File: design/flow/design.v
module divfreq(clk, rst, clk1kHz);
input clk;
input rst;
output clk1kHz;
reg [20:0]count;
reg clk1kHz_q;
assign clk1kHz = (count >= 21'd24) && !clk1kHz_q;
always @(posedge clk)begin
	if (rst) begin
		count <= 0;
		clk1kHz_q <= 0;
	end else if(count < 24)begin
		count <= count + 1'd1;
	end else begin
		clk1kHz_q <= !clk1kHz_q;
		count <= 0;
	end
end
endmodule
module divfreq20(clk, rst, clk20Hz);
input clk;
input rst;
output clk20Hz;
reg [20:0]count20;
reg clk20Hz_q;
assign clk20Hz = (count20 >= 21'd249) && !clk20Hz_q;
always @(posedge clk)begin
	if (rst) begin
		count20 <= 0;
		clk20Hz_q <= 0;
	end else if(count20 < 249)begin
		count20 <= count20 + 1'd1;
	end else begin
		clk20Hz_q <= !clk20Hz_q;
		count20 <= 0;
	end
end
endmodule
module Barrido_filas(clk, rst, clk20Hz, fil);
	input clk;
	input rst;
	input clk20Hz;
	output reg [3:0] fil;
	reg [1:0] contador;
	always @(posedge clk) begin
		if (rst) begin
			contador <= 'b0;
			fil <= 'b0000;
		end else if (clk20Hz) begin
			case(contador)
				'b00: fil <= 'b1000;
				'b01: fil <= 'b0100;
				'b10: fil <= 'b0010;
				'b11: fil <= 'b0001;
			endcase
			contador <= contador + 'b1;
		end
	end
endmodule
module Comparador_col(clk, rst, fil, col, tecla);
	input clk;
	input rst;
	input [3:0]fil;
	input [3:0]col;
	output reg [3:0] tecla;
	reg [3:0] tecla_q;
	always @(*) begin
		tecla = tecla_q;
		if(col == 'b1000)begin  
			case(fil)
				'b1000: tecla = 'd15;
				'b0100: tecla = 'd1;
				'b0010: tecla = 'd4;
				'b0001: tecla = 'd7;
			default: tecla = 'd15;
			endcase
		end if (col == 'b0100)begin  
			case(fil)
				'b1000: tecla = 'd0;
				'b0100: tecla = 'd2;
				'b0010: tecla = 'd5;
				'b0001: tecla = 'd8;
			default: tecla = 'd15;
			endcase
		end if (col == 'b0010)begin  
			case(fil)
				'b1000: tecla = 'd14;
				'b0100: tecla = 'd3;
				'b0010: tecla = 'd6;
				'b0001: tecla = 'd9;
			default: tecla = 'd15;
			endcase
		end if (col == 'b0001)begin  
			case(fil)
				'b1000: tecla = 'd13;
				'b0100: tecla = 'd10;
				'b0010: tecla = 'd11;
				'b0001: tecla = 'd12;
			default: tecla = 'd15;
			endcase
		end
	end
	always @(posedge clk) begin
		if (rst) tecla_q <= 'd15;
		else tecla_q <= tecla;
	end
endmodule
module Conversor(tecla, CSseg);
	input [3:0] tecla;
	output reg [6:0] CSseg;
	parameter segmin = 7'b1111110;  
	parameter segplus = 7'b1101100;  
	parameter segdiv = 7'b1011011;  
	parameter segmult = 7'b1001000;  
	parameter seg0 = 7'b0000001;  
	parameter seg1 = 7'b1001111;  
	parameter seg2 = 7'b0010010;  
	parameter seg3 = 7'b0000110;  
	parameter seg4 = 7'b1001100;  
	parameter seg5 = 7'b0100100;  
	parameter seg6 = 7'b0100000;  
	parameter seg7 = 7'b0001111;  
	parameter seg8 = 7'b0000000;  
	parameter seg9 = 7'b0000100;  
	parameter segA = 7'b0001000;  
	parameter segb = 7'b1100000;  
	parameter segC = 7'b0110001;  
	parameter segd = 7'b1000010;  
	parameter segE = 7'b0110000;  
	parameter segF = 7'b0111000;  
	parameter sego = 7'b1100010;  
	parameter segh = 7'b1101000;  
	parameter segeq = 7'b1110110;  
	parameter nul = 7'b1111111; 
	always @(*)begin
			case(tecla)
				4'b0000: CSseg = seg0;
				4'b0001: CSseg = seg1;
				4'b0010: CSseg = seg2;
				4'b0011: CSseg = seg3;
				4'b0100: CSseg = seg4;
				4'b0101: CSseg = seg5;
				4'b0110: CSseg = seg6;
				4'b0111: CSseg = seg7;
				4'b1000: CSseg = seg8;
				4'b1001: CSseg = seg9;
				4'b1010: CSseg = segplus;
				4'b1011: CSseg = segmin;
				4'b1100: CSseg = segmult;
				4'b1101: CSseg = segdiv;
				4'b1110: CSseg = segeq;
				4'b1111: CSseg = nul;
			endcase
	end
endmodule
module Barrido_displays(clk, rst, btn, btnres, CSseg, clk1kHz, dres, signo_resultado, Sseg, anodos, Ssegnum1, Ssegnum2, operador, signo1);
	input clk;
	input rst;
	input btn;
	input btnres;
	input [6:0] CSseg;
	input clk1kHz;
	input [23:0] dres;
	input [1:0] signo_resultado;
	output reg [6:0] Sseg;
	output reg [7:0] anodos;
	output reg [20:0] Ssegnum1;
	output reg [20:0] Ssegnum2;
	output reg [6:0] operador;
	output reg [6:0] signo1;	
	reg [6:0] Sseg0;
	reg [6:0] Sseg1;
	reg [6:0] Sseg2;
	reg [6:0] Sseg3;
	reg [6:0] Sseg4;
	reg [6:0] Sseg5;
	reg [6:0] Sseg6;
	reg [6:0] Sseg7;
	parameter segmin = 7'b1111110;  
	parameter segplus = 7'b1101100;  
	parameter segdiv = 7'b1011011;  
	parameter segmult = 7'b1001000;  
	parameter seg0 = 7'b0000001;  
	parameter seg1 = 7'b1001111;  
	parameter seg2 = 7'b0010010;  
	parameter seg3 = 7'b0000110;  
	parameter seg4 = 7'b1001100;  
	parameter seg5 = 7'b0100100;  
	parameter seg6 = 7'b0100000;  
	parameter seg7 = 7'b0001111;  
	parameter seg8 = 7'b0000000;  
	parameter seg9 = 7'b0000100;  
	parameter segeq = 7'b1110110;  
	parameter nul = 7'b1111111; 
	reg [2:0]contadorbar;
	reg btnON;
	reg btnresON;
	reg estado;
	reg [2:0]posdisplay;
	always @(posedge clk) begin
	if (rst) begin
		contadorbar = 3'b0;
		Sseg0 = nul;
		Sseg1 = nul;
		Sseg2 = nul;
		Sseg3 = nul;
		Sseg4 = nul;
		Sseg5 = nul;
		Sseg6 = nul;
		Sseg7 = nul;
		btnON = 1'b0;
		btnresON = 'b0;
		estado = 'b0;
		posdisplay = 'b0;
		anodos <= 8'b11111111;
		Sseg <= nul;
		Ssegnum1 <= {nul, nul, nul};
		Ssegnum2 <= {nul, nul, nul};
		signo1 <= nul;
		operador <= nul;
	end else if (clk1kHz) begin
		if (btnres == 'b0 && btnresON == 'b0)begin
			estado = ~estado;
			btnresON = 'b1;
		end
		if (btnres == 'b1) begin
			btnresON = 'b0;
		end
		contadorbar = contadorbar + 1'b1;
		case(contadorbar)
			3'b000: begin anodos <= 8'b11111110; Sseg <= Sseg0; end
			3'b001: begin anodos <= 8'b11111101; Sseg <= Sseg1; end
			3'b010: begin anodos <= 8'b11111011; Sseg <= Sseg2; end
			3'b011: begin anodos <= 8'b11110111; Sseg <= Sseg3; end
			3'b100: begin anodos <= 8'b11101111; Sseg <= Sseg4; end
			3'b101: begin anodos <= 8'b11011111; Sseg <= Sseg5; end
			3'b110: begin anodos <= 8'b10111111; Sseg <= Sseg6; end
			3'b111: begin anodos <= 8'b01111111; Sseg <= Sseg7; end
		endcase
		if (estado == 0)begin
		if (btn == 'b0 && btnON == 'b0)begin
			posdisplay = posdisplay + 'b1;
			btnON = 'b1;
		end
		if (btn == 'b1) begin
			btnON = 'b0;
		end
		case(posdisplay)
			3'b000: Sseg7 = CSseg;
			3'b001: Sseg6 = CSseg;
			3'b010: Sseg5 = CSseg;
			3'b011: Sseg4 = CSseg;
			3'b100: Sseg3 = CSseg;
			3'b101: Sseg2 = CSseg;
			3'b110: Sseg1 = CSseg;
			3'b111: Sseg0 = CSseg;
		endcase 
		Ssegnum1 <= {Sseg6, Sseg5, Sseg4};
		Ssegnum2 <= {Sseg2, Sseg1, Sseg0};
		signo1 <= Sseg7;
		operador <= Sseg3;
		end
		if (estado == 1) begin
			if(signo_resultado == 2)begin
			Sseg0 = 7'b0110001;  
			Sseg1 = seg0;	 
			Sseg2 = 7'b0110001;	 
			Sseg3 = 7'b0110001;	 
			Sseg4 = 7'b0110000;	 
			Sseg5 = nul;
			Sseg6 = nul;
			Sseg7 = nul;
			end else begin
			case(dres[3:0])
				4'b0000: Sseg0 = seg0;
				4'b0001: Sseg0 = seg1;
				4'b0010: Sseg0 = seg2;
				4'b0011: Sseg0 = seg3;
				4'b0100: Sseg0 = seg4;
				4'b0101: Sseg0 = seg5;
				4'b0110: Sseg0 = seg6;
				4'b0111: Sseg0 = seg7;
				4'b1000: Sseg0 = seg8;
				4'b1001: Sseg0 = seg9;
				default: Sseg0 = nul;
			endcase
			case(dres[7:4])
				4'b0000: Sseg1 = seg0;
				4'b0001: Sseg1 = seg1;
				4'b0010: Sseg1 = seg2;
				4'b0011: Sseg1 = seg3;
				4'b0100: Sseg1 = seg4;
				4'b0101: Sseg1 = seg5;
				4'b0110: Sseg1 = seg6;
				4'b0111: Sseg1 = seg7;
				4'b1000: Sseg1 = seg8;
				4'b1001: Sseg1 = seg9;
				default: Sseg1 = nul;
			endcase
			case(dres[11:8])
				4'b0000: Sseg2 = seg0;
				4'b0001: Sseg2 = seg1;
				4'b0010: Sseg2 = seg2;
				4'b0011: Sseg2 = seg3;
				4'b0100: Sseg2 = seg4;
				4'b0101: Sseg2 = seg5;
				4'b0110: Sseg2 = seg6;
				4'b0111: Sseg2 = seg7;
				4'b1000: Sseg2 = seg8;
				4'b1001: Sseg2 = seg9;
				default: Sseg2 = nul;
			endcase
			case(dres[15:12])
				4'b0000: Sseg3 = seg0;
				4'b0001: Sseg3 = seg1;
				4'b0010: Sseg3 = seg2;
				4'b0011: Sseg3 = seg3;
				4'b0100: Sseg3 = seg4;
				4'b0101: Sseg3 = seg5;
				4'b0110: Sseg3 = seg6;
				4'b0111: Sseg3 = seg7;
				4'b1000: Sseg3 = seg8;
				4'b1001: Sseg3 = seg9;
				default: Sseg3 = nul;
			endcase
			case(dres[19:16])
				4'b0000: Sseg4 = seg0;
				4'b0001: Sseg4 = seg1;
				4'b0010: Sseg4 = seg2;
				4'b0011: Sseg4 = seg3;
				4'b0100: Sseg4 = seg4;
				4'b0101: Sseg4 = seg5;
				4'b0110: Sseg4 = seg6;
				4'b0111: Sseg4 = seg7;
				4'b1000: Sseg4 = seg8;
				4'b1001: Sseg4 = seg9;
				default: Sseg4 = nul;
			endcase
			case(dres[23:20])
				4'b0000: Sseg5 = seg0;
				4'b0001: Sseg5 = seg1;
				4'b0010: Sseg5 = seg2;
				4'b0011: Sseg5 = seg3;
				4'b0100: Sseg5 = seg4;
				4'b0101: Sseg5 = seg5;
				4'b0110: Sseg5 = seg6;
				4'b0111: Sseg5 = seg7;
				4'b1000: Sseg5 = seg8;
				4'b1001: Sseg5 = seg9;
				default: Sseg5 = nul;
			endcase
			if(signo_resultado == 0) begin
				Sseg6 = nul;
				Sseg7 = nul;
			end else begin 
				Sseg6 = segmin;
				Sseg7 = nul;
			end
			end		
		end
	end
	end
endmodule
module Ssegtobin (clk, rst, Ssegnum1, Ssegnum2, signo1, operador, num1, num2, sig1, oper);
	input clk;
	input rst;
	input [20:0] Ssegnum1;
	input [20:0] Ssegnum2;
	input [6:0] signo1;
	input [6:0] operador;
	output reg [9:0] num1;
	output reg [9:0] num2;
	output reg sig1;
	output reg [1:0] oper;
	reg [3:0] digit11;
	reg [3:0] digit12;
	reg [3:0] digit13;
	reg [3:0] digit21;
	reg [3:0] digit22;
	reg [3:0] digit23;
	parameter [6:0] segmin = 7'b1111110;  
	parameter [6:0] segplus = 7'b1101100;  
	parameter [6:0] segdiv = 7'b1011011;  
	parameter [6:0] segmult = 7'b1001000;  
	parameter [6:0] seg0 = 7'b0000001;  
	parameter [6:0] seg1 = 7'b1001111;  
	parameter [6:0] seg2 = 7'b0010010;  
	parameter [6:0] seg3 = 7'b0000110;  
	parameter [6:0] seg4 = 7'b1001100;  
	parameter [6:0] seg5 = 7'b0100100;  
	parameter [6:0] seg6 = 7'b0100000;  
	parameter [6:0] seg7 = 7'b0001111;  
	parameter [6:0] seg8 = 7'b0000000;  
	parameter [6:0] seg9 = 7'b0000100;  
	parameter [6:0] nul = 7'b1111111; 
	reg [3:0] digit11_q;
	reg [3:0] digit12_q;
	reg [3:0] digit13_q;
	reg [3:0] digit21_q;
	reg [3:0] digit22_q;
	reg [3:0] digit23_q;
	reg [1:0] oper_q;
	always @(posedge clk) begin
		if (rst) begin
			digit11_q <= 'b0;
			digit12_q <= 'b0;
			digit13_q <= 'b0;
			digit21_q <= 'b0;
			digit22_q <= 'b0;
			digit23_q <= 'b0;
			oper_q <= 'b0;
		end else begin
			digit11_q <= digit11;
			digit12_q <= digit12;
			digit13_q <= digit13;
			digit21_q <= digit21;
			digit22_q <= digit22;
			digit23_q <= digit23;
			oper_q <= oper;
		end
	end
	always @(*)begin
		digit11 = digit11_q;
		digit12 = digit12_q;
		digit13 = digit13_q;
		digit21 = digit21_q;
		digit22 = digit22_q;
		digit23 = digit23_q;
		oper = oper_q;
		case(Ssegnum1[6:0])
			seg0: digit13 = 'd0;
			seg1: digit13 = 'd1;
			seg2: digit13 = 'd2;
			seg3: digit13 = 'd3;
			seg4: digit13 = 'd4;
			seg5: digit13 = 'd5;
			seg6: digit13 = 'd6;
			seg7: digit13 = 'd7;
			seg8: digit13 = 'd8;
			seg9: digit13 = 'd9;
			default: ;
		endcase
		case(Ssegnum1[13:7])
			seg0: digit12 = 'd0;
			seg1: digit12 = 'd1;
			seg2: digit12 = 'd2;
			seg3: digit12 = 'd3;
			seg4: digit12 = 'd4;
			seg5: digit12 = 'd5;
			seg6: digit12 = 'd6;
			seg7: digit12 = 'd7;
			seg8: digit12 = 'd8;
			seg9: digit12 = 'd9;
			default: ;
		endcase
		case(Ssegnum1[20:14])
			seg0: digit11 = 'd0;
			seg1: digit11 = 'd1;
			seg2: digit11 = 'd2;
			seg3: digit11 = 'd3;
			seg4: digit11 = 'd4;
			seg5: digit11 = 'd5;
			seg6: digit11 = 'd6;
			seg7: digit11 = 'd7;
			seg8: digit11 = 'd8;
			seg9: digit11 = 'd9;
			default: ;
		endcase
		case(Ssegnum2[6:0])
			seg0: digit23 = 'd0;
			seg1: digit23 = 'd1;
			seg2: digit23 = 'd2;
			seg3: digit23 = 'd3;
			seg4: digit23 = 'd4;
			seg5: digit23 = 'd5;
			seg6: digit23 = 'd6;
			seg7: digit23 = 'd7;
			seg8: digit23 = 'd8;
			seg9: digit23 = 'd9;
			default: ;
		endcase
		case(Ssegnum2[13:7])
			seg0: digit22 = 'd0;
			seg1: digit22 = 'd1;
			seg2: digit22 = 'd2;
			seg3: digit22 = 'd3;
			seg4: digit22 = 'd4;
			seg5: digit22 = 'd5;
			seg6: digit22 = 'd6;
			seg7: digit22 = 'd7;
			seg8: digit22 = 'd8;
			seg9: digit22 = 'd9;
			default: ;
		endcase
		case(Ssegnum2[20:14])
			seg0: digit21 = 'd0;
			seg1: digit21 = 'd1;
			seg2: digit21 = 'd2;
			seg3: digit21 = 'd3;
			seg4: digit21 = 'd4;
			seg5: digit21 = 'd5;
			seg6: digit21 = 'd6;
			seg7: digit21 = 'd7;
			seg8: digit21 = 'd8;
			seg9: digit21 = 'd9;
			default: ;
		endcase
		case(operador)
			segplus: oper = 'd0;
			segmin:  oper = 'd1;
			segmult: oper = 'd2;
			segdiv:  oper = 'd3;
			default: ;
		endcase
		sig1 = (signo1 == nul) ? 'd0:'d1;
		num1 = (digit11 * 'd100) + (digit12 * 'd10) + digit13;
		num2 = (digit21 * 'd100) + (digit22 * 'd10) + digit23;
	end
endmodule
module Operacion (num1, num2, sig1, oper, resultado, signo_resultado);
	input [9:0]num1;
	input [9:0]num2;
	input sig1;
	input [1:0]oper;
	output reg [19:0] resultado;
	output reg [1:0] signo_resultado;
	always @(*)begin
		resultado = 'd0;
		signo_resultado = 'd0;
		case(oper)
			'd0: begin	if (sig1 == 0) begin  
						resultado = num1 + num2;
						signo_resultado = 'd0;
					end else begin
						if (num1 > num2)begin
							resultado = num1 - num2;
							signo_resultado = 'd1;
						end else begin
							resultado = num2 - num1;
							signo_resultado = 'd0;
						end
					end
				end
			'd1: begin	if (sig1 == 1) begin  
						resultado = num1 + num2;
						signo_resultado = 'd1;
					end else begin
						if (num2 > num1)begin
							resultado = num2 - num1;
							signo_resultado = 'd1;
						end else begin
							resultado = num1 - num2;
							signo_resultado = 'd0;
						end
					end
				end
			'd2: begin resultado = num1*num2;
							if (sig1 == 0) begin  
								signo_resultado = 'd0;
							end else signo_resultado = 'd1;
			end
			'd3: begin if(num2 != 0 && num1 % num2 == 0) begin  
								resultado = num1/num2;
								if (sig1 == 0) begin  
									signo_resultado = 'd0;
								end else signo_resultado = 'd1;	
							end else signo_resultado = 'd2;
			end
		endcase
	end
endmodule
module Digitos_result (resultado, dres);
	input [19:0] resultado;
	output reg [23:0] dres;
	integer i;
	reg [43:0] sh;
	always @(*)begin
		sh = {24'd0, resultado};
		for (i = 0; i < 20; i = i + 1) begin
			if (sh[23:20] >= 5) sh[23:20] = sh[23:20] + 4'd3;
			if (sh[27:24] >= 5) sh[27:24] = sh[27:24] + 4'd3;
			if (sh[31:28] >= 5) sh[31:28] = sh[31:28] + 4'd3;
			if (sh[35:32] >= 5) sh[35:32] = sh[35:32] + 4'd3;
			if (sh[39:36] >= 5) sh[39:36] = sh[39:36] + 4'd3;
			if (sh[43:40] >= 5) sh[43:40] = sh[43:40] + 4'd3;
			sh = sh << 1;
		end
		dres = sh[43:20];
	end
endmodule
module Calculator2_0(clk, rst, col, btn, btnres, fil, Sseg, anodos);
	input clk;
	input rst;
	input [3:0] col;
	input btn;
	input btnres;
	output [3:0] fil;
	output [6:0] Sseg;
	output [7:0] anodos;
	wire clk1kHz;
	wire clk20Hz;
	wire [3:0]tecla;
	wire [20:0] Ssegnum1;
	wire [20:0] Ssegnum2;
	wire [6:0] signo1;
	wire [6:0] operador;
	wire [9:0] num1;
	wire [9:0] num2;
	wire sig1;
	wire [1:0] oper;
	wire [19:0] resultado;
	wire [1:0] signo_resultado;
	wire [23:0] dres;
	wire [6:0] CSseg;
	divfreq div(clk, rst, clk1kHz);
	divfreq20 div20(clk, rst, clk20Hz);
	Barrido_filas barfil(clk, rst, clk20Hz, fil);
	Comparador_col comp(clk, rst, fil, col, tecla);
	Conversor print(tecla, CSseg);
	Barrido_displays bardisp(clk, rst, btn, btnres, CSseg, clk1kHz, dres, signo_resultado, Sseg, anodos, Ssegnum1, Ssegnum2, operador, signo1);
	Ssegtobin convsegtobin(clk, rst, Ssegnum1, Ssegnum2, signo1, operador, num1, num2, sig1, oper);
	Operacion op(num1, num2, sig1, oper, resultado, signo_resultado);
	Digitos_result digres(resultado, dres);
endmodule
File: design/flow/constraint.sdc
create_clock -name core_clock -period 92.8 [get_ports {clk}]
set_input_delay 18.5600 -clock core_clock [delete_from_list [all_inputs] [get_ports {clk}]]
set_output_delay 18.5600 -clock core_clock [all_outputs]
set_load 0.01 [all_outputs]
File: design/flow/config.mk
export PLATFORM = sky130hd
export DESIGN_NAME = Calculator2_0
export DESIGN_NICKNAME = Calculator2_0
export VERILOG_FILES = /design/flow/design.v
export SDC_FILE = /design/flow/constraint.sdc
export NUM_CORES = 4
export LEC_CHECK = 0
export CAP_MARGIN = 10
export CORE_ASPECT_RATIO = 0.62
export CORE_MARGIN = 2
export CORE_UTILIZATION = 65
export CTS_CLUSTER_DIAMETER = 348
export GPL_ROUTABILITY_DRIVEN = 1
export HOLD_SLACK_MARGIN = -0.07
export MAX_ROUTING_LAYER = met4
export MIN_ROUTING_LAYER = met1
export SLEW_MARGIN = 20
File: design/flow/run.sh
#!/bin/bash
# the make line also repeats each setting of config.mk as NAME=value (left out here)
make -C /OpenROAD-flow-scripts/flow DESIGN_CONFIG=/design/flow/config.mk WORK_HOME=/design/flow/orfs CLKGATE_MAP_FILE= finish
==> flow_summary_export.csv, run 1 <==
group,metric,value,unit
status,outcome,"did not finish",
status,lastStage,"global routing",
floorplan,dieHeight,237,um
clocking,clk_path_buf_depth,3,
placement,placed_cells,9055,
synthesis,aoi_share,31.7,%
synthesis,common_cells,"838 x nand2_1, 706 x nor2_1, 680 x ha_1",
synthesis,synth.avg_cell_area,7.41,um^2
synthesis,ys_ff,288,
synthesis,ys.warnings.count,9,
synthesis,most_common_cell,"nand2_1",
synthesis,ys_cells,7700,
clocking,cts_hold_buf,0,
synthesis,yosysUniqueCellTypes,193,
clocking,root_buffer,"clkbuf_16",
floorplan,pin_count,27,
floorplan,fp.dieW,380,um
synthesis,synth-seq-area-share,10.1,%
synthesis,top_area_share,14.9,%
clocking,numCtsBuffers,26,
synthesis,mux_area_share,4.24,%
synthesis,synth_area,57000,um^2
synthesis,syn_inst,7700,
synthesis,fa_ha_area_share,17.6,%
clocking,htreeDepth,1,
clocking,cts_sinks,288,
synthesis,xor_area_share,4.97,%
placement,io_buffers,26,
synthesis,area_leaders,"ha_1 15%, dfxtp_1 10%, nand2_1 5.5%",
synthesis,ys_area,57000,um^2
synthesis,top_logic_kind,"AND-OR/OR-AND gates",
synthesis,simple_gate_share,26.5,%
synthesis,ys_async_sr_fraction,0,%
synthesis,yosys.area.top_type,"ha_1",
floorplan,initCoreUtil,65.7,%
synthesis,synth-edff-count,0,
floorplan,die_area,90200,um^2
synthesis,flop_cell,"dfxtp_1",
floorplan,design.core.area,86900,um^2
placement,place_hpwl,149000,um
floorplan,rows,85,
placement,routabilityCongestion,1.07,
through the flow:
stage                     setup slack [ns]  area, um^2  utilization [%]   TNS, ns
after floorplan                      -1.93       59300                -    -63.48
after global placement              -0.994       62100             71.5    -26.83
after detailed placement             -4.54       62100             71.5   -172.19
after CTS                         -0.00906       64500             74.2  -0.00906
timing repair:
| item | CTS |
|---|---|
| pin swaps | 90 |
| setup endpoints to repair | 42 |
| buffers inserted | 104 |
| resized | 134 |
| gates cloned | 1 |
==> run 2, diff against run 1 <==
Settings changed: CORE_ASPECT_RATIO 0.62 to 1.69, CTS_CLUSTER_DIAMETER 348 to unset, MAX_ROUTING_LAYER met4 to unset.
Clock period 92.8 ns to 90.4 ns, I/O delays scaled along.
==> flow_summary_export.csv, run 2 <==
group,metric,value,unit
status,outcome,"did not finish",
status,lastStage,"global routing",
status,error,"[ERROR GRT-0232] Routing congestion too high. Check the congestion heatmap in the GUI.",
synthesis,ys_async_sr_fraction,0,%
synthesis,flop_cell,"dfxtp_1",
floorplan,fp.dieW,232,um
clocking,htreeDepth,1,
synthesis,ys.warnings.count,9,
clocking,cts_sinks,288,
clocking,clk_path_buf_depth,3,
synthesis,aoi_share,31.7,%
synthesis,synth.avg_cell_area,7.41,um^2
clocking,cts_hold_buf,0,
synthesis,ys_area,57000,um^2
synthesis,ys_cells,7700,
floorplan,dieHeight,389,um
synthesis,syn_inst,7700,
global_routing,grt.overflow.total,167,
synthesis,most_common_cell,"nand2_1",
synthesis,top_logic_kind,"AND-OR/OR-AND gates",
synthesis,common_cells,"838 x nand2_1, 706 x nor2_1, 680 x ha_1",
clocking,numCtsBuffers,22,
clocking,root_buffer,"clkbuf_16",
synthesis,yosys.area.top_type,"ha_1",
placement,io_buffers,26,
floorplan,die_area,90200,um^2
synthesis,yosysUniqueCellTypes,193,
synthesis,xor_area_share,4.97,%
synthesis,ys_ff,288,
placement,post_dp_cell_area,62500,um^2
placement,place_ws,-3.51,ns
synthesis,synth-edff-count,0,
synthesis,simple_gate_share,26.5,%
floorplan,initCoreUtil,65.5,%
placement,placed_cells,9081,
floorplan,rows,141,
synthesis,area_leaders,"ha_1 15%, dfxtp_1 10%, nand2_1 5.5%",
floorplan,pin_count,27,
floorplan,design.core.area,87200,um^2
global_routing,gr-usage-all-layers,63.5,%
synthesis,fa_ha_area_share,17.6,%
placement,place_hpwl,156000,um
synthesis,top_area_share,14.9,%
synthesis,synth_area,57000,um^2
synthesis,mux_area_share,4.24,%
placement,routabilityCongestion,1.08,
synthesis,synth-seq-area-share,10.1,%
==> run 2: what timing repair did <==
item | CTS
cloned | 1
resized | 216
pin swaps | 168
setup endpoints to repair | 42
endpoints found under the hold margin | 0
setup buffers | 264
==> run 2: metrics by stage <==
step	TNS (ns)	util [%]
after detailed placement	-126.85	71.7
after floorplan	-164.28	-
after global placement	-29.61	71.7
after CTS	0	76.3
==> run 2: routing by layer <==
layer / global-route usage [%] / GRT overflow
met1: 59.0 / 9
met2: 89.8 / 82
met3: 39.8 / 6
met4: 66.2 / 68
met5: 18.4 / 2
==> run 3, diff against run 2 <==
Settings changed: ABC_AREA set to 1, CORE_ASPECT_RATIO 1.69 to 0.51, CORE_MARGIN 2 to 4, CORE_UTILIZATION 65 to 40, CTS_CLUSTER_DIAMETER set to 205, GPL_ROUTABILITY_DRIVEN 1 to 0, HOLD_SLACK_MARGIN -0.07 to unset, MAX_ROUTING_LAYER set to met5, PLACE_DENSITY_LB_ADDON set to 0.04.
Clock period 90.4 ns to 174.0 ns, I/O delays scaled along.
==> flow_summary_export.csv, run 3 <==
group,metric,value,unit
status,outcome,"complete, no violations",
layout,instances_no_fill,11900,
synthesis,area_leaders,"ha_1 14%, nand2_1 13%, dfxtp_1 9.2%",
synthesis,xor_area_share,6.13,%
clocking,root_buffer,"clkbuf_16",
synthesis,ys_cells,9809,
clocking,numCtsBuffers,24,
job,max-cap-violations,0,
synthesis,most_common_cell,"nand2_1",
routing,wl_per_cell,17.0,um
clocking,worstSkewPairLatency,0.60,ns
synthesis,synth-seq-area-share,9.25,%
routing,drt_iter0_drc,5769,
placement,placed_cells,11900,
synthesis,syn_inst,9809,
placement,io_buffers,26,
global_routing,grt_max_degree,79,
floorplan,initCoreUtil,40.3,%
clocking,cts_tree,"done",
min_path,holdPathEnd,"convsegtobin.digit11_q[1]",
routing,ant_nets,0,
timing,worst_pin_slew,1.08,ns
timing,skew,0.0269,ns
worst_setup_path,path_depth,604,
timing,setup_slack,75.65,ns
layout,area_delta_synth_final,5.00,%
worst_setup_path,startpoint_type,"register",
timing,fmax,0.0102,GHz
synthesis,mux_area_share,0.0722,%
synthesis,yosys.area.top_type,"ha_1",
min_path,hold_path.class,"register to register",
timing,slew_viol_final,0,
job,warnings,97,
worst_setup_path,timing.rr.start,"bardisp.Ssegnum2[11]",
floorplan,dieHeight,290,um
worst_setup_path,critPathCapture,"bardisp.Sseg5[1]",
floorplan,die_area,163000,um^2
clocking,clk_path_buf_depth,3,
min_path,holdPathStages,2,
worst_setup_path,end_kind,"register",
timing,period_used_share,56.5,%
synthesis,top_logic_kind,"simple AND/OR/NAND/NOR gates",
layout,fin_util,42.3,%
routing,vias,62200,
layout,final_area,65500,um^2
synthesis,common_cells,"2192 x nand2_1, 1434 x inv_1, 787 x nor2_1",
min_path,min_from,"convsegtobin.digit11_q[1]",
placement,post_dp_cell_area,64600,um^2
synthesis,synth.avg_cell_area,6.36,um^2
timing,fin_setup_tns,0,ns
synthesis,ys_area,62300,um^2
global_routing,grt.overflow.total,0,
timing,slew_headroom,28.0,%
layout,nets,10600,
clocking,cts_resized,0,
floorplan,design.core.area,155000,um^2
timing,rsz0062_at_grt,"false",
floorplan,fp.dieW,561,um
global_routing,antenna_found_initial,4,
worst_setup_path,cp_max_fo,36,
worst_setup_path,critical_path_class,"register to register",
timing,fin_crit,98.35,ns
floorplan,rows,103,
global_routing,first_global_vias,54900,
worst_setup_path,rrSetupSlack,75.65,ns
synthesis,flop_cell,"dfxtp_1",
routing,wirelength,203000,um
synthesis,ys_ff,288,
global_routing,grt_pass1_wl,317000,um
synthesis,ys.warnings.count,9,
routing,viasPerCell,5.21,
clocking,cts_hold_buf,0,
synthesis,ys_async_sr_fraction,0,%
clocking,htreeDepth,1,
synthesis,synth_area,62300,um^2
clocking,post_cts_buffers,0,
clocking,cts_sinks,288,
placement,place_ws,76.90,ns
worst_setup_path,slowest_stage,"nor2_1",
worst_setup_path,cp.required,174.48,ns
synthesis,fa_ha_area_share,16.1,%
timing,hold_ws,0.446,ns
worst_setup_path,r2r-end,"bardisp.Sseg5[1]",
synthesis,synth-edff-count,0,
synthesis,aoi_share,14.5,%
worst_setup_path,critPathLaunch,"bardisp.Ssegnum2[11]",
floorplan,pin_count,27,
global_routing,gr-usage-all-layers,24.0,%
timing,hold_violations,0,
routing,first_pass_iters,7,
timing,setup_violations,0,
synthesis,yosysUniqueCellTypes,104,
clocking,clk_pin_slew,0.09,ns
routing,post-route-drc-count,0,
placement,place_hpwl,169000,um
synthesis,top_area_share,13.6,%
worst_setup_path,cp_top_family,"simple AND/OR/NAND/NOR gates",
worst_setup_path,cp.arrival,98.84,ns
worst_setup_path,critPathBufInv,106,
worst_setup_path,critPathMostFrequentCell,"nand2_1",
worst_setup_path,reg2reg_depth,604,
worst_setup_path,slowest_delay,0.55,ns
synthesis,simple_gate_share,41.5,%
==> run 3: per-layer routing <==
metal | global-route usage (%) | routed length (um)
met1 | 41.5 | 116000
met3 | 7.21 | 20900
met2 | 27.9 | 65400
met5 | 0 | 13
met4 | 1.04 | 879
==> run 3: cell type report <==
type	instances	area, um^2
Fill cell	16400	89300
Multi-Input combinational cell	7792	49100
Inverter	1638	6460
Sequential cell	288	5770
Tap cell	2100	2630
Timing Repair Buffer	75	648
Clock buffer	28	626
Clock inverter	16	219
Antenna cell	1	2.50
==> run 4, diff against run 3 <==
Settings changed: ABC_AREA 1 to unset, CAP_MARGIN 10 to 20, CORE_ASPECT_RATIO 0.51 to unset, CORE_MARGIN 4 to 2, CTS_CLUSTER_DIAMETER 205 to unset, MAX_ROUTING_LAYER met5 to unset, MIN_ROUTING_LAYER met1 to unset, PLACE_DENSITY_LB_ADDON 0.04 to unset.
Clock period 174.0 ns to 65.7 ns, I/O delays scaled along.
==> flow_summary_export.csv, run 4 <==
group,metric,value,unit
worst_setup_path,cp.arrival,90.02,ns
clocking,clk_path_buf_depth,3,
global_routing,gr-usage-all-layers,27.1,%
global_routing,grt_max_degree,104,
floorplan,design.core.area,142000,um^2
job,warnings,103,
job,max-cap-violations,0,
worst_setup_path,critPathBufInv,72,
placement,place_hpwl,161000,um
placement,place_ws,-24.76,ns
routing,post-route-drc-count,0,
clocking,htreeDepth,1,
layout,final_area,86100,um^2
timing,fin_setup_tns,-1000.66,ns
timing,slew_headroom,24.4,%
status,check-failures,"negative setup slack",
worst_setup_path,r2r-end,"bardisp.Sseg4[3]",
worst_setup_path,reg2reg_depth,536,
timing,skew,0.0180,ns
status,outcome,"complete, but fails checks",
routing,wirelength,213000,um
worst_setup_path,path_depth,536,
synthesis,ys_area,57000,um^2
synthesis,ys_async_sr_fraction,0,%
synthesis,ys.warnings.count,9,
worst_setup_path,slowest_delay,0.60,ns
layout,fill_cells,12400,
layout,seq_area,5790,um^2
synthesis,ys_cells,7700,
routing,drt_iter0_drc,4574,
routing,first_pass_iters,8,
layout,nets,11200,
synthesis,synth-seq-area-share,10.1,%
synthesis,top_area_share,14.9,%
synthesis,common_cells,"838 x nand2_1, 706 x nor2_1, 680 x ha_1",
synthesis,synth-edff-count,0,
worst_setup_path,critical_path_class,"register to register",
worst_setup_path,cp_top_family,"AND-OR/OR-AND gates",
routing,viasPerCell,5.72,
synthesis,yosysUniqueCellTypes,193,
timing,fmax,0.0112,GHz
synthesis,aoi_share,31.7,%
worst_setup_path,startpoint_type,"register",
routing,wl_per_cell,17.3,um
synthesis,area_leaders,"ha_1 15%, dfxtp_1 10%, nand2_1 5.5%",
floorplan,rows,138,
floorplan,initCoreUtil,40.3,%
worst_setup_path,slowest_stage,"fa_2",
synthesis,most_common_cell,"nand2_1",
timing,setup_slack,-23.89,ns
clocking,cts_sinks,288,
placement,post_dp_cell_area,78700,um^2
floorplan,fp.dieW,382,um
clocking,root_buffer,"clkbuf_16",
worst_setup_path,end_kind,"register",
synthesis,synth_area,57000,um^2
synthesis,ys_ff,288,
clocking,clk_pin_slew,0.07,ns
floorplan,die_area,146000,um^2
worst_setup_path,critPathMostFrequentCell,"o21a_1",
min_path,holdPathStages,2,
timing,slew_viol_final,0,
synthesis,xor_area_share,4.97,%
routing,ant_nets,0,
min_path,holdPathEnd,"comp.tecla_q[2]",
worst_setup_path,cp.required,66.14,ns
global_routing,grt_pass1_wl,338000,um
global_routing,antenna_found_initial,1,
placement,io_buffers,26,
routing,vias,70300,
floorplan,dieHeight,382,um
synthesis,flop_cell,"dfxtp_1",
layout,comb_area,53600,um^2
timing,worst_pin_slew,1.13,ns
synthesis,syn_inst,7700,
global_routing,grt.overflow.total,0,
synthesis,fa_ha_area_share,17.6,%
worst_setup_path,critPathLaunch,"bardisp.Ssegnum2[18]",
worst_setup_path,cp_max_fo,6,
timing,period_used_share,136,%
timing,hold_violations,0,
timing,setup_violations,43,
clocking,cts_tree,"done",
synthesis,yosys.area.top_type,"ha_1",
worst_setup_path,rrSetupSlack,-23.89,ns
synthesis,synth.avg_cell_area,7.41,um^2
clocking,worstSkewPairLatency,0.57,ns
synthesis,top_logic_kind,"AND-OR/OR-AND gates",
layout,area_delta_synth_final,50.9,%
worst_setup_path,critPathCapture,"bardisp.Sseg4[3]",
global_routing,first_global_vias,68500,
min_path,hold_path.class,"register to register",
worst_setup_path,timing.rr.start,"bardisp.Ssegnum2[18]",
timing,rsz0062_at_grt,"true",
clocking,numCtsBuffers,28,
clocking,cts_hold_buf,0,
synthesis,mux_area_share,4.24,%
timing,fin_crit,89.59,ns
floorplan,pin_count,27,
synthesis,simple_gate_share,26.5,%
min_path,min_from,"comp.tecla_q[2]",
## run 4: stage by stage
stage | cells | hold slack [ns] | utilization [%]
3_5_place_dp | 11800 | 0.434 | 55.6
5_1_grt | 12300 | 0.478 | 60.8
4_1_cts | 12100 | 0.447 | 57.8
3_3_place_gp | 11800 | 0.429 | 55.6
6_report | 12300 | 0.445 | 60.8
2_1_floorplan | 7760 | 0.414 | -
## run 4: what timing repair did
item	in CTS	in global routing
setup endpoints to repair	43	43
gates cloned	1	0
endpoints found under the hold margin	0	0
pin swaps	161	434
resized	156	527
buffers inserted	187	226
## run 4: layout make-up
class | instances | area share (%)
diodes | 1 | 0.00291
flip-flops and latches | 288 | 6.73
repair buffers | 2865 | 25.4
clock buffers | 38 | 0.906
multi-input cells | 6832 | 62.3
inverters | 380 | 1.70
clock inverters | 12 | 0.228
well taps | 1890 | 2.75
## run 4: routing by layer
| metal | part of all wire (%) | vias up | GRT usage (%) |
|---|---|---|---|
| li1 | - | 34300 | - |
| met1 | 43 | 33500 | 34.2 |
| met2 | 48 | 1963 | 48.5 |
| met3 | 4.6 | 566 | 2.08 |
| met4 | 4.1 | 2 | 9.08 |
| met5 | 0.0052 | - | 0 |
==> run 5, diff against run 4 <==
Settings changed: ABC_AREA set to 1, CAP_MARGIN 20 to 15, CELL_PAD_IN_SITES_GLOBAL_PLACEMENT set to 3, CORE_ASPECT_RATIO set to 0.62, CORE_MARGIN 2 to 6, CORE_UTILIZATION 40 to 41, GPL_ROUTABILITY_DRIVEN 0 to 1, MAX_ROUTING_LAYER set to met4, MIN_ROUTING_LAYER set to met2, PLACE_DENSITY set to 0.37, SETUP_SLACK_MARGIN set to 5.0, SLEW_MARGIN 20 to 5, TNS_END_PERCENT set to 95.
Clock period 65.7 ns to 115.0 ns, I/O delays scaled along.
==> flow_summary_export.csv, run 5 <==
group,metric,value,unit
synthesis,ys_async_sr_fraction,0,%
synthesis,yosys.area.top_type,"ha_1",
synthesis,ys.warnings.count,9,
synthesis,common_cells,"2192 x nand2_1, 1434 x inv_1, 787 x nor2_1",
synthesis,ys_area,62300,um^2
floorplan,rows,112,
synthesis,most_common_cell,"nand2_1",
synthesis,xor_area_share,6.13,%
floorplan,die_area,162000,um^2
synthesis,synth-seq-area-share,9.25,%
synthesis,area_leaders,"ha_1 14%, nand2_1 13%, dfxtp_1 9.2%",
synthesis,ys_ff,288,
synthesis,top_area_share,13.6,%
synthesis,flop_cell,"dfxtp_1",
synthesis,yosysUniqueCellTypes,104,
synthesis,mux_area_share,0.0722,%
synthesis,top_logic_kind,"simple AND/OR/NAND/NOR gates",
floorplan,design.core.area,151000,um^2
synthesis,synth_area,62300,um^2
status,outcome,"did not finish",
status,error,"[ERROR GPL-0301] Utilization 100.354 % exceeds 100%.",
synthesis,aoi_share,14.5,%
synthesis,simple_gate_share,41.5,%
synthesis,synth-edff-count,0,
synthesis,fa_ha_area_share,16.1,%
synthesis,ys_cells,9809,
floorplan,fp.dieW,507,um
synthesis,syn_inst,9809,
floorplan,dieHeight,319,um
status,lastStage,"global placement without I/O",
floorplan,initCoreUtil,41.4,%
synthesis,synth.avg_cell_area,6.36,um^2
==> run 6, diff against run 5 <==
Settings changed: ABC_AREA 1 to unset, CAP_MARGIN 15 to 20, CELL_PAD_IN_SITES_GLOBAL_PLACEMENT 3 to unset, CORE_ASPECT_RATIO 0.62 to unset, CORE_MARGIN 6 to 2, CORE_UTILIZATION 41 to 72, GPL_ROUTABILITY_DRIVEN 1 to unset, MIN_ROUTING_LAYER met2 to unset, PLACE_DENSITY 0.37 to unset, SETUP_SLACK_MARGIN 5.0 to unset, SLEW_MARGIN 5 to 20, TNS_END_PERCENT 95 to unset.
Clock period 115.0 ns to 92.4 ns, I/O delays scaled along.
==> flow_summary_export.csv, run 6 <==
group,metric,value,unit
synthesis,xor_area_share,4.97,%
synthesis,ys.warnings.count,9,
synthesis,yosysUniqueCellTypes,193,
floorplan,die_area,81500,um^2
synthesis,yosys.area.top_type,"ha_1",
floorplan,dieHeight,285,um
floorplan,pin_count,27,
synthesis,ys_async_sr_fraction,0,%
clocking,cts_sinks,288,
clocking,htreeDepth,1,
placement,place_ws,-4.02,ns
placement,io_buffers,26,
global_routing,grt.overflow.total,117,
status,lastStage,"global routing",
floorplan,fp.dieW,285,um
synthesis,most_common_cell,"nand2_1",
status,error,"[ERROR GRT-0232] Routing congestion too high. Check the congestion heatmap in the GUI.",
placement,place_hpwl,132000,um
synthesis,synth_area,57000,um^2
synthesis,ys_ff,288,
placement,routabilityCongestion,1.05,
floorplan,rows,103,
floorplan,initCoreUtil,72.4,%
synthesis,common_cells,"838 x nand2_1, 706 x nor2_1, 680 x ha_1",
synthesis,flop_cell,"dfxtp_1",
floorplan,design.core.area,78700,um^2
synthesis,top_logic_kind,"AND-OR/OR-AND gates",
synthesis,synth-edff-count,0,
synthesis,simple_gate_share,26.5,%
synthesis,syn_inst,7700,
synthesis,aoi_share,31.7,%
synthesis,ys_cells,7700,
synthesis,ys_area,57000,um^2
synthesis,area_leaders,"ha_1 15%, dfxtp_1 10%, nand2_1 5.5%",
clocking,numCtsBuffers,28,
clocking,clk_path_buf_depth,3,
synthesis,fa_ha_area_share,17.6,%
clocking,root_buffer,"clkbuf_16",
global_routing,gr-usage-all-layers,71.3,%
synthesis,synth-seq-area-share,10.1,%
status,outcome,"did not finish",
synthesis,top_area_share,14.9,%
synthesis,synth.avg_cell_area,7.41,um^2
synthesis,mux_area_share,4.24,%
## run 6: stage by stage
| step | hold slack, ns | TNS, ns | cell area, um^2 | cells |
|---|---|---|---|---|
| after CTS | 0.459 | 0 | 64000 | 9039 |
| after detailed placement | 0.437 | -151.07 | 61500 | 8863 |
| after floorplan | 0.414 | -80.28 | 59300 | 7760 |
| after global placement | 0.426 | -21.31 | 61500 | 8863 |
## run 6: layer usage
layer / GRT usage, % / GRT overflow
met1: 71.5 / 5
met2: 90.8 / 54
met3: 51.6 / 11
met4: 61.0 / 47
met5: - / -
## run 6: timing repair
item,4_1_cts
cloned,1
buffers inserted,123
resized,103
hold buffers,0
endpoints found under the setup margin,42
pin swaps,74
==> run 7, diff against run 6 <==
Settings changed: CORE_UTILIZATION 72 to 68, CTS_CLUSTER_SIZE set to 25, HOLD_SLACK_MARGIN set to -0.1, MAX_ROUTING_LAYER met4 to unset.
Clock period 92.4 ns to 97.2 ns, I/O delays scaled along.
==> flow_summary_export.csv, run 7 <==
group,metric,value,unit
global_routing,first_global_vias,57200,
worst_setup_path,critPathLaunch,"bardisp.Ssegnum2[16]",
routing,post-route-drc-count,0,
synthesis,xor_area_share,4.97,%
worst_setup_path,cp_max_fo,10,
routing,drt_iter0_drc,6890,
floorplan,design.core.area,83300,um^2
placement,routabilityCongestion,1.01,
worst_setup_path,critPathMostFrequentCell,"o21a_1",
worst_setup_path,critical_path_class,"register to register",
synthesis,ys_ff,288,
global_routing,gr-usage-all-layers,39.3,%
timing,worst_pin_slew,1.28,ns
clocking,cts_tree,"done",
placement,place_hpwl,138000,um
synthesis,ys_cells,7700,
job,max-cap-violations,0,
synthesis,simple_gate_share,26.5,%
synthesis,top_logic_kind,"AND-OR/OR-AND gates",
global_routing,grt.overflow.total,0,
timing,slew_headroom,13.7,%
routing,vias,64900,
worst_setup_path,rrSetupSlack,1.82,ns
synthesis,common_cells,"838 x nand2_1, 706 x nor2_1, 680 x ha_1",
clocking,clk_pin_slew,0.08,ns
synthesis,synth.avg_cell_area,7.41,um^2
synthesis,yosysUniqueCellTypes,193,
synthesis,fa_ha_area_share,17.6,%
status,outcome,"complete, no violations",
clocking,cts_hold_buf,0,
worst_setup_path,cp.arrival,95.82,ns
min_path,min_from,"comp.tecla_q[2]",
synthesis,area_leaders,"ha_1 15%, dfxtp_1 10%, nand2_1 5.5%",
layout,seq_area,5790,um^2
worst_setup_path,path_depth,519,
timing,fin_crit,95.38,ns
timing,hold_violations,0,
synthesis,flop_cell,"dfxtp_1",
synthesis,ys.warnings.count,9,
synthesis,most_common_cell,"nand2_1",
layout,instances_no_fill,9222,
synthesis,ys_area,57000,um^2
clocking,clk_path_buf_depth,3,
worst_setup_path,critPathBufInv,46,
worst_setup_path,r2r-end,"bardisp.Sseg4[1]",
global_routing,antenna_found_initial,3,
routing,wirelength,198000,um
worst_setup_path,reg2reg_depth,519,
floorplan,fp.dieW,294,um
timing,fmax,0.0105,GHz
synthesis,top_area_share,14.9,%
synthesis,syn_inst,7700,
routing,ant_nets,0,
synthesis,aoi_share,31.7,%
worst_setup_path,cp.required,97.64,ns
layout,comb_area,51900,um^2
worst_setup_path,timing.rr.start,"bardisp.Ssegnum2[16]",
placement,placed_cells,8851,
layout,area_delta_synth_final,15.6,%
global_routing,grt_pass1_wl,287000,um
clocking,numCtsBuffers,25,
worst_setup_path,slowest_delay,0.54,ns
job,warnings,103,
min_path,holdPathStages,2,
min_path,hold_path.class,"register to register",
clocking,htreeDepth,1,
worst_setup_path,end_kind,"register",
floorplan,dieHeight,294,um
clocking,cts_sinks,288,
synthesis,mux_area_share,4.24,%
floorplan,pin_count,27,
synthesis,ys_async_sr_fraction,0,%
timing,setup_violations,0,
floorplan,rows,106,
synthesis,synth-seq-area-share,10.1,%
worst_setup_path,slowest_stage,"or4_4",
clocking,worstSkewPairLatency,0.56,ns
worst_setup_path,critPathCapture,"bardisp.Sseg4[1]",
min_path,holdPathEnd,"comp.tecla_q[2]",
timing,period_used_share,98.1,%
routing,wl_per_cell,21.5,um
layout,fin_util,79.1,%
global_routing,grt_max_degree,104,
worst_setup_path,cp_top_family,"AND-OR/OR-AND gates",
synthesis,synth_area,57000,um^2
layout,fill_cells,5925,
synthesis,yosys.area.top_type,"ha_1",
clocking,root_buffer,"clkbuf_16",
timing,slew_viol_final,0,
timing,rsz0062_at_grt,"true",
placement,io_buffers,26,
routing,viasPerCell,7.03,
floorplan,die_area,86200,um^2
routing,first_pass_iters,9,
layout,nets,8888,
timing,setup_slack,1.82,ns
worst_setup_path,startpoint_type,"register",
placement,place_ws,-3.83,ns
timing,skew,0.0214,ns
synthesis,synth-edff-count,0,
floorplan,initCoreUtil,68.5,%
## run 7: cell type report
class	instances	share of cell area, %
clock buffers	32	1.05
flip-flops and latches	288	8.78
diodes	1	0.00380
inverters	380	2.17
repair buffers	593	6.99
clock inverters	12	0.256
multi-input cells	6836	78.7
well taps	1080	2.05
## run 7: layer usage
layer / vias up / part of all wire [%] / GRT usage (%)
met5: - / 0.023 / 0
met4: 6 / 5.3 / 12.6
met3: 1012 / 10 / 6.66
met2: 3692 / 45 / 65.1
met1: 30300 / 40 / 52.0
li1: 29900 / - / -
## run 7: stage by stage
step	setup TNS (ns)	area, um^2	hold WS, ns
after floorplan	0	58000	0.414
after global placement	-11.95	60000	0.423
after detailed placement	-130.38	60000	0.438
after CTS	0	61400	0.451
after global routing	-85.55	65900	0.480
final	0	65900	0.455
## run 7: timing repair
item,4_1_cts,5_1_grt
pin swaps,24,259
buffers inserted,35,286
gates cloned,3,2
endpoints found under the setup margin,42,42
gates resized,47,499
==> run 8, diff against run 7 <==
Settings changed: CORE_MARGIN 2 to 9, CORE_UTILIZATION 68 to 62, CTS_CLUSTER_SIZE 25 to unset, HOLD_SLACK_MARGIN -0.1 to unset, MAX_ROUTING_LAYER set to met5, SETUP_SLACK_MARGIN set to 5.0.
Clock period 97.2 ns to 67.4 ns, I/O delays scaled along.
==> flow_summary_export.csv, run 8 <==
group,metric,value,unit
synthesis,aoi_share,31.7,%
floorplan,rows,110,
synthesis,synth_area,57000,um^2
placement,io_buffers,26,
global_routing,grt.overflow.total,218,
synthesis,xor_area_share,4.97,%
floorplan,design.core.area,90600,um^2
synthesis,synth-seq-area-share,10.1,%
floorplan,dieHeight,321,um
status,lastStage,"global routing",
synthesis,flop_cell,"dfxtp_1",
synthesis,ys_cells,7700,
synthesis,common_cells,"838 x nand2_1, 706 x nor2_1, 680 x ha_1",
status,error,"[ERROR GRT-0232] Routing congestion too high. Check the congestion heatmap in the GUI.",
global_routing,gr-usage-all-layers,76.8,%
placement,placed_cells,11100,
placement,routabilityCongestion,1.03,
clocking,htreeDepth,1,
synthesis,ys_async_sr_fraction,0,%
floorplan,fp.dieW,321,um
status,outcome,"did not finish",
placement,place_hpwl,163000,um
synthesis,most_common_cell,"nand2_1",
clocking,numCtsBuffers,30,
synthesis,ys_ff,288,
synthesis,syn_inst,7700,
synthesis,area_leaders,"ha_1 15%, dfxtp_1 10%, nand2_1 5.5%",
clocking,clk_path_buf_depth,3,
floorplan,pin_count,27,
synthesis,mux_area_share,4.24,%
clocking,cts_sinks,288,
synthesis,yosysUniqueCellTypes,193,
synthesis,ys.warnings.count,9,
synthesis,simple_gate_share,26.5,%
clocking,root_buffer,"clkbuf_16",
floorplan,die_area,103000,um^2
synthesis,ys_area,57000,um^2
synthesis,synth.avg_cell_area,7.41,um^2
floorplan,initCoreUtil,63.0,%
synthesis,fa_ha_area_share,17.6,%
synthesis,yosys.area.top_type,"ha_1",
synthesis,synth-edff-count,0,
synthesis,top_area_share,14.9,%
synthesis,top_logic_kind,"AND-OR/OR-AND gates",
==> run 8: per-layer routing <==
metal  GRT overflow  global-route usage [%]
met1              5                    74.2
met2            115                    92.1
met3              5                    65.8
met4             92                    78.2
met5              1                    32.4
==> run 8: through the flow <==
step                instance area [um^2]  utilization (%)  worst slack (ns)
floorplan                          59300                -            -27.33
global placement                   77400             85.4            -19.48
detailed placement                 77400             85.4            -23.44
CTS                                81300             89.8            -21.15
==> run 8: what timing repair did <==
item,4_1_cts
buffers inserted,256
hold buffers,0
pin swaps,174
resized,212
setup endpoints to repair,43
hold endpoints to repair,0
==> run 9, diff against run 8 <==
Settings changed: ABC_AREA set to 1, CAP_MARGIN 20 to 0, CORE_ASPECT_RATIO set to 0.62, CORE_MARGIN 9 to 2, CORE_UTILIZATION 62 to 72, CTS_CLUSTER_SIZE set to 72, GPL_ROUTABILITY_DRIVEN set to 1, HOLD_SLACK_MARGIN set to 0.3, MAX_ROUTING_LAYER met5 to unset, MIN_ROUTING_LAYER set to met1, PLACE_DENSITY_LB_ADDON set to 0.01, SETUP_SLACK_MARGIN 5.0 to -2.0, TNS_END_PERCENT set to 80.
Clock period 67.4 ns to 49.1 ns, I/O delays scaled along.
==> flow_summary_export.csv, run 9 <==
group,metric,value,unit
status,outcome,"did not finish",
status,lastStage,"clock tree synthesis",
status,error,"[ERROR DPL-0038] Utilization greater than 100%, impossible to legalize",
synthesis,mux_area_share,0.0722,%
synthesis,fa_ha_area_share,16.1,%
synthesis,synth-edff-count,0,
floorplan,initCoreUtil,73.1,%
synthesis,ys_ff,288,
synthesis,ys.warnings.count,9,
floorplan,pin_count,27,
floorplan,rows,84,
synthesis,common_cells,"2192 x nand2_1, 1434 x inv_1, 787 x nor2_1",
floorplan,dieHeight,236,um
placement,routabilityCongestion,1.22,
synthesis,ys_area,62300,um^2
floorplan,design.core.area,85200,um^2
synthesis,yosys.area.top_type,"ha_1",
synthesis,syn_inst,9809,
synthesis,top_logic_kind,"simple AND/OR/NAND/NOR gates",
synthesis,flop_cell,"dfxtp_1",
synthesis,top_area_share,13.6,%
synthesis,synth-seq-area-share,9.25,%
placement,place_hpwl,227000,um
placement,placed_cells,13100,
synthesis,synth_area,62300,um^2
synthesis,area_leaders,"ha_1 14%, nand2_1 13%, dfxtp_1 9.2%",
synthesis,ys_async_sr_fraction,0,%
synthesis,synth.avg_cell_area,6.36,um^2
floorplan,fp.dieW,378,um
placement,place_ws,-30.44,ns
floorplan,die_area,89000,um^2
synthesis,simple_gate_share,41.5,%
placement,io_buffers,26,
synthesis,xor_area_share,6.13,%
synthesis,yosysUniqueCellTypes,104,
synthesis,aoi_share,14.5,%
synthesis,most_common_cell,"nand2_1",
synthesis,ys_cells,9809,
==> run 9: metrics by stage <==
stage	cell area [um^2]	TNS [ns]
2_1_floorplan	64900	-1192.51
3_3_place_gp	81600	-889.88
3_5_place_dp	81600	-1288.22
==> run 10, diff against run 9 <==
Settings changed: ABC_AREA 1 to unset, CAP_MARGIN 0 to 10, CTS_CLUSTER_SIZE 72 to unset, HOLD_SLACK_MARGIN 0.3 to -0.07.
Clock period 49.1 ns to 59.6 ns, I/O delays scaled along.
==> flow_summary_export.csv, run 10 <==
group,metric,value,unit
floorplan,dieHeight,226,um
synthesis,simple_gate_share,26.5,%
floorplan,rows,81,
synthesis,xor_area_share,4.97,%
floorplan,pin_count,27,
synthesis,top_area_share,14.9,%
synthesis,synth.avg_cell_area,7.41,um^2
synthesis,aoi_share,31.7,%
synthesis,synth_area,57000,um^2
synthesis,syn_inst,7700,
floorplan,design.core.area,78600,um^2
synthesis,synth-seq-area-share,10.1,%
floorplan,die_area,81600,um^2
synthesis,mux_area_share,4.24,%
floorplan,fp.dieW,361,um
status,outcome,"did not finish",
synthesis,ys_async_sr_fraction,0,%
synthesis,yosys.area.top_type,"ha_1",
synthesis,most_common_cell,"nand2_1",
synthesis,ys_ff,288,
synthesis,ys_area,57000,um^2
placement,io_buffers,26,
synthesis,common_cells,"838 x nand2_1, 706 x nor2_1, 680 x ha_1",
synthesis,flop_cell,"dfxtp_1",
floorplan,initCoreUtil,72.5,%
status,lastStage,"detailed placement",
synthesis,yosysUniqueCellTypes,193,
synthesis,area_leaders,"ha_1 15%, dfxtp_1 10%, nand2_1 5.5%",
synthesis,ys.warnings.count,9,
synthesis,top_logic_kind,"AND-OR/OR-AND gates",
placement,routabilityCongestion,1.16,
status,error,"[ERROR DPL-0033] detailed placement checks failed during check placement.",
synthesis,ys_cells,7700,
synthesis,fa_ha_area_share,17.6,%
synthesis,synth-edff-count,0,
run 10: per-stage QoR:
stage             setup TNS [ns]  instances  hold slack (ns)  setup WS (ns)
floorplan               -1478.35       7760            0.414         -35.13
global placement        -1175.24      10900            0.434         -27.96
==> run 11, diff against run 10 <==
Settings changed: ABC_AREA set to 1, CAP_MARGIN 10 to 20, CORE_ASPECT_RATIO 0.62 to 1.76, CORE_UTILIZATION 72 to 40, CTS_CLUSTER_DIAMETER set to 381, CTS_CLUSTER_SIZE set to 14, GPL_ROUTABILITY_DRIVEN 1 to unset, HOLD_SLACK_MARGIN -0.07 to unset, MIN_ROUTING_LAYER met1 to unset, PLACE_DENSITY set to 0.37, PLACE_DENSITY_LB_ADDON 0.01 to unset, SETUP_SLACK_MARGIN -2.0 to unset, TNS_END_PERCENT 80 to unset.
Clock period 59.6 ns to 110.0 ns, I/O delays scaled along.
==> flow_summary_export.csv, run 11 <==
group,metric,value,unit
synthesis,mux_area_share,0.0722,%
worst_setup_path,critPathLaunch,"bardisp.Ssegnum2[11]",
worst_setup_path,cp.required,110.49,ns
routing,post-route-drc-count,0,
clocking,cts_sinks,288,
global_routing,grt_max_degree,77,
worst_setup_path,cp_max_fo,36,
worst_setup_path,critPathBufInv,111,
clocking,post_cts_buffers,0,
clocking,numCtsBuffers,24,
timing,skew,0.0432,ns
synthesis,common_cells,"2192 x nand2_1, 1434 x inv_1, 787 x nor2_1",
synthesis,xor_area_share,6.13,%
floorplan,fp.dieW,302,um
job,max-cap-violations,0,
synthesis,ys_ff,288,
global_routing,first_global_vias,61300,
global_routing,grt_pass1_wl,326000,um
floorplan,design.core.area,155000,um^2
routing,viasPerCell,5.19,
worst_setup_path,critPathCapture,"bardisp.Sseg5[0]",
routing,wirelength,207000,um
clocking,clk_pin_slew,0.08,ns
clocking,cts_tree,"done",
synthesis,simple_gate_share,41.5,%
synthesis,top_logic_kind,"simple AND/OR/NAND/NOR gates",
routing,ant_nets,0,
timing,worst_pin_slew,1.21,ns
timing,fin_setup_tns,0,ns
worst_setup_path,r2r-end,"bardisp.Sseg5[0]",
timing,period_used_share,88.2,%
status,outcome,"complete, no violations",
floorplan,dieHeight,528,um
floorplan,die_area,159000,um^2
timing,setup_slack,12.98,ns
synthesis,yosys.area.top_type,"ha_1",
floorplan,rows,192,
worst_setup_path,end_kind,"register",
routing,drt_iter0_drc,2547,
timing,fin_crit,97.02,ns
timing,rsz0062_at_grt,"false",
synthesis,flop_cell,"dfxtp_1",
synthesis,synth-edff-count,0,
clocking,clk_path_buf_depth,3,
worst_setup_path,cp_top_family,"simple AND/OR/NAND/NOR gates",
timing,slew_viol_final,0,
worst_setup_path,startpoint_type,"register",
floorplan,initCoreUtil,40.2,%
worst_setup_path,slowest_delay,0.63,ns
placement,place_ws,12.87,ns
worst_setup_path,timing.rr.start,"bardisp.Ssegnum2[11]",
synthesis,ys_area,62300,um^2
synthesis,synth_area,62300,um^2
synthesis,top_area_share,13.6,%
worst_setup_path,critical_path_class,"register to register",
synthesis,synth.avg_cell_area,6.36,um^2
worst_setup_path,path_depth,614,
timing,fmax,0.0103,GHz
placement,place_hpwl,174000,um
synthesis,yosysUniqueCellTypes,104,
placement,io_buffers,26,
synthesis,area_leaders,"ha_1 14%, nand2_1 13%, dfxtp_1 9.2%",
routing,first_pass_iters,6,
synthesis,ys.warnings.count,9,
layout,nets,10600,
synthesis,synth-seq-area-share,9.25,%
synthesis,fa_ha_area_share,16.1,%
min_path,hold_path.class,"register to register",
worst_setup_path,critPathMostFrequentCell,"nand2_1",
global_routing,grt.overflow.total,0,
floorplan,pin_count,27,
worst_setup_path,cp.arrival,97.50,ns
synthesis,syn_inst,9809,
routing,vias,61600,
synthesis,aoi_share,14.5,%
clocking,root_buffer,"clkbuf_16",
min_path,holdPathEnd,"convsegtobin.oper_q[1]",
global_routing,antenna_found_initial,1,
synthesis,ys_async_sr_fraction,0,%
clocking,cts_resized,0,
synthesis,most_common_cell,"nand2_1",
clocking,cts_hold_buf,0,
timing,slew_headroom,18.7,%
clocking,worstSkewPairLatency,0.60,ns
layout,fill_cells,17100,
timing,setup_violations,0,
routing,wl_per_cell,17.4,um
worst_setup_path,reg2reg_depth,614,
layout,area_delta_synth_final,4.64,%
clocking,htreeDepth,1,
min_path,holdPathStages,2,
worst_setup_path,slowest_stage,"nor2_1",
placement,routabilityCongestion,0.934,
global_routing,gr-usage-all-layers,25.6,%
synthesis,ys_cells,9809,
timing,hold_violations,0,
min_path,min_from,"convsegtobin.oper_q[1]",
job,warnings,99,
worst_setup_path,rrSetupSlack,12.98,ns
run 11: per-layer routing:
metal | wire, um | GRT usage [%] | vias up | part of all wire [%]
met1 | 74500 | 24.8 | 28500 | 36
li1 | - | - | 31900 | -
met2 | 117000 | 53.2 | 849 | 57
met4 | 12000 | 13.0 | 0 | 5.8
met5 | 0 | 0 | - | 0
met3 | 3170 | 0.871 | 404 | 1.5
run 11: final cells by class:
class | instances | area [um^2] | area share [%]
inverter | 1638 | 6460 | 9.90
clock inverter | 2 | 25.0 | 0.0384
timing repair buffer | 85 | 723 | 1.11
tap | 2037 | 2550 | 3.91
antenna | 1 | 2.50 | 0.00384
clock buffer | 24 | 601 | 0.921
multi-input combinational | 7792 | 49100 | 75.3
sequential | 288 | 5770 | 8.84
run 11: stage by stage:
step                std cells  hold WS (ns)  utilization, %  area (um^2)
floorplan                9869         0.414               -        62600
global placement        11800         0.426            41.6        64600
detailed placement      11800         0.430            41.6        64600
CTS                     11900         0.448            42.0        65200
global route            11900         0.469            42.0        65200
finish                  11900         0.443            42.0        65200
